Setup of v18:
Design TopLevelPipe, start of the top module:
module TopLevelPipe(input clk, rst,
	output [31:0] imem_addr, input [31:0] imem_rdata,
	output [31:0] dmem_addr, output [31:0] dmem_wdata, output dmem_we, input [31:0] dmem_rdata);
Size in the first run: ~5300 cells after synthesis, ~1600 flip-flops, roughly 160 I/O pins, ~74000 sq um of cells after synthesis.
Settings: LEC_CHECK=0, CAP_MARGIN=20, CELL_PAD_IN_SITES_GLOBAL_PLACEMENT=2, CORE_ASPECT_RATIO=1.05, CORE_MARGIN=2, CORE_UTILIZATION=40, PLACE_DENSITY=0.74, SLEW_MARGIN=20; clock period 10.0 ns.
run.sh (not shown) runs the stock make flow with config.mk's settings and CLKGATE_MAP_FILE=.
## Diff of input files: v41 against v18
Settings: a deleted CELL_PAD_IN_SITES_GLOBAL_PLACEMENT that had been 2; an added GPL_TIMING_DRIVEN of 0; an added GPL_ROUTABILITY_DRIVEN of 0; a change of CORE_MARGIN from 2 to 10; an added CTS_CLUSTER_DIAMETER of 146; a deleted CORE_ASPECT_RATIO that had been 1.05; a deleted PLACE_DENSITY that had been 0.74; an added TNS_END_PERCENT of 80.
Notes after the runs:
Nothing crashed in v41 and all stages finished; the problem is that the final layout failed, the offending checks being setup timing.
Compared with v18, v41 has less setup slack.
Diff v18 -> v41: final period utilization shows an increase of 9.9 points; proportion of power drawn by combinational gates rose by 0.8 points.
Comparing v18 and v41, the higher average detailed-routed wire length per instance is on v18.
Status: power parity (v18, v41)
v41: power share of the clock group 0.6 points below v18
Summary of v41 over v18: cell count after placement shows an increase of 322, count of multi-input combinational gates about even, y dimension of the die up 5.3 microns.
The inputs of v15 differ from those of v41 as listed below.
Settings: swapping 20 for 0 in CAP_MARGIN; clearing CTS_CLUSTER_DIAMETER, which used to be 146; swapping 40 for 70 in CORE_UTILIZATION; swapping 10 for 2 in CORE_MARGIN; clearing GPL_ROUTABILITY_DRIVEN, which used to be 0; putting CTS_CLUSTER_SIZE at 25 where nothing was set; clearing TNS_END_PERCENT, which used to be 80; clearing GPL_TIMING_DRIVEN, which used to be 0; swapping 10.0 for 6.3 in the clock period (ns, I/O delays scaled along).
## What came out
- v15 failed in global routing with GRT-0232.
- v15 against v41: minimum setup slack after placement down 1.00 ns; floorplan row count went down.
- v41 has lower total setup buffers inserted after CTS than v15.
- v15 — initial cell density of the core 30 points higher, v41 as reference
- Comparing v41 against v15, there is no change at all in xor and xnor area share after synthesis.
- Re share of synthesized cell area in and, or, nand and nor gates: no difference whatsoever between v15 and v41.
- Between v41 and v15, vertical die dimension decreased.
- v15 -> v41: area fraction in compound gates after synthesis delta 0, exact match
- Between v15 and v41, cell area after placement is lower for v41, v15 comes in above that.
Relative to v15, the following input files were edited for v43:
Settings: swapping 70 for 40 in CORE_UTILIZATION; clearing CTS_CLUSTER_SIZE, which used to be 25; swapping 0 for 20 in CAP_MARGIN; swapping 6.3 for 11.4 in the clock period (ns, I/O delays scaled along).
Findings:
- Die area (v15 / v43): 0.57
- Summary of v15 and v43: one run falls short of a clean finish, namely v15.
- As the logs show, v15 stopped at global routing after a tool error, so it never reached the end of the flow.
- Lower number of clock buffers inserted by TritonCTS goes to v15 over v43.
- For the cell row count, v43 came in 33% higher than v15 did.
- Cell area after placement went down by a few percent going from v15 to v43.

* * *

Starting RTL as in the previous note.
clock: 6.3 ns
lec_check: 0
cap_margin: 20
core_margin: 2
core_utilization: 71
cts_cluster_size: 25
place_density: 0.67
slew_margin: 20
The starting point ended with an error in 5_1_grt on ODB-0269.
Rerun with:
Settings changed: CORE_UTILIZATION 71 to 61, CTS_CLUSTER_DIAMETER set to 229, CTS_CLUSTER_SIZE 25 to not set, MAX_ROUTING_LAYER set to met4, MIN_ROUTING_LAYER set to met1, PLACE_DENSITY 0.67 to not set, SETUP_SLACK_MARGIN set to 1.89.
Clock period 6.3 ns to 6.43 ns, I/O delays scaled along.
Now the flow finished but fails on setup timing.
Area after synthesis does not change.
Die size rises by 16%.
Synthesized cell count does not change.

* * *

Starting RTL as in the previous note.
Design TopLevelPipe, start of the top module:
module TopLevelPipe(input clk, rst,
	output [31:0] imem_addr, input [31:0] imem_rdata,
	output [31:0] dmem_addr, output [31:0] dmem_wdata, output dmem_we, input [31:0] dmem_rdata);
export LEC_CHECK = 0
export CAP_MARGIN = 20
export CELL_PAD_IN_SITES_GLOBAL_PLACEMENT = 2
export CORE_ASPECT_RATIO = 1.05
export CORE_MARGIN = 2
export CORE_UTILIZATION = 58
export CTS_CLUSTER_SIZE = 12
export PLACE_DENSITY = 0.89
export SETUP_SLACK_MARGIN = 0.68
export SLEW_MARGIN = 20
create_clock -name core_clock -period 9.01 [get_ports {clk}]
The first run ran to the end with no violations.
Then changed:
Settings changed: CELL_PAD_IN_SITES_GLOBAL_PLACEMENT 2 to default, CORE_ASPECT_RATIO 1.05 to default, CTS_CLUSTER_SIZE 12 to default, PLACE_DENSITY 0.89 to default, SETUP_SLACK_MARGIN 0.68 to default.
Clock period 9.01 ns to 5.17 ns, I/O delays scaled along.
With this change the flow completed and failed the layout checks on setup timing; final area is higher by about 10%; area after synthesis does not change; synthesized cell count does not change; global-route usage is higher by 0.15 points.
Then changed:
Settings changed: CORE_UTILIZATION 58 to 70, CTS_CLUSTER_SIZE from default to 14, SETUP_SLACK_MARGIN from default to -0.36, SLEW_MARGIN 20 to 5.
Clock period 5.17 ns to 5.85 ns, I/O delays scaled along.
=> With this change the flow died in global routing (5_1_grt). Area after synthesis does not change. Die size shrinks by 17%. Synthesized cell count does not change.
Power and IR drop assume default switching activity.
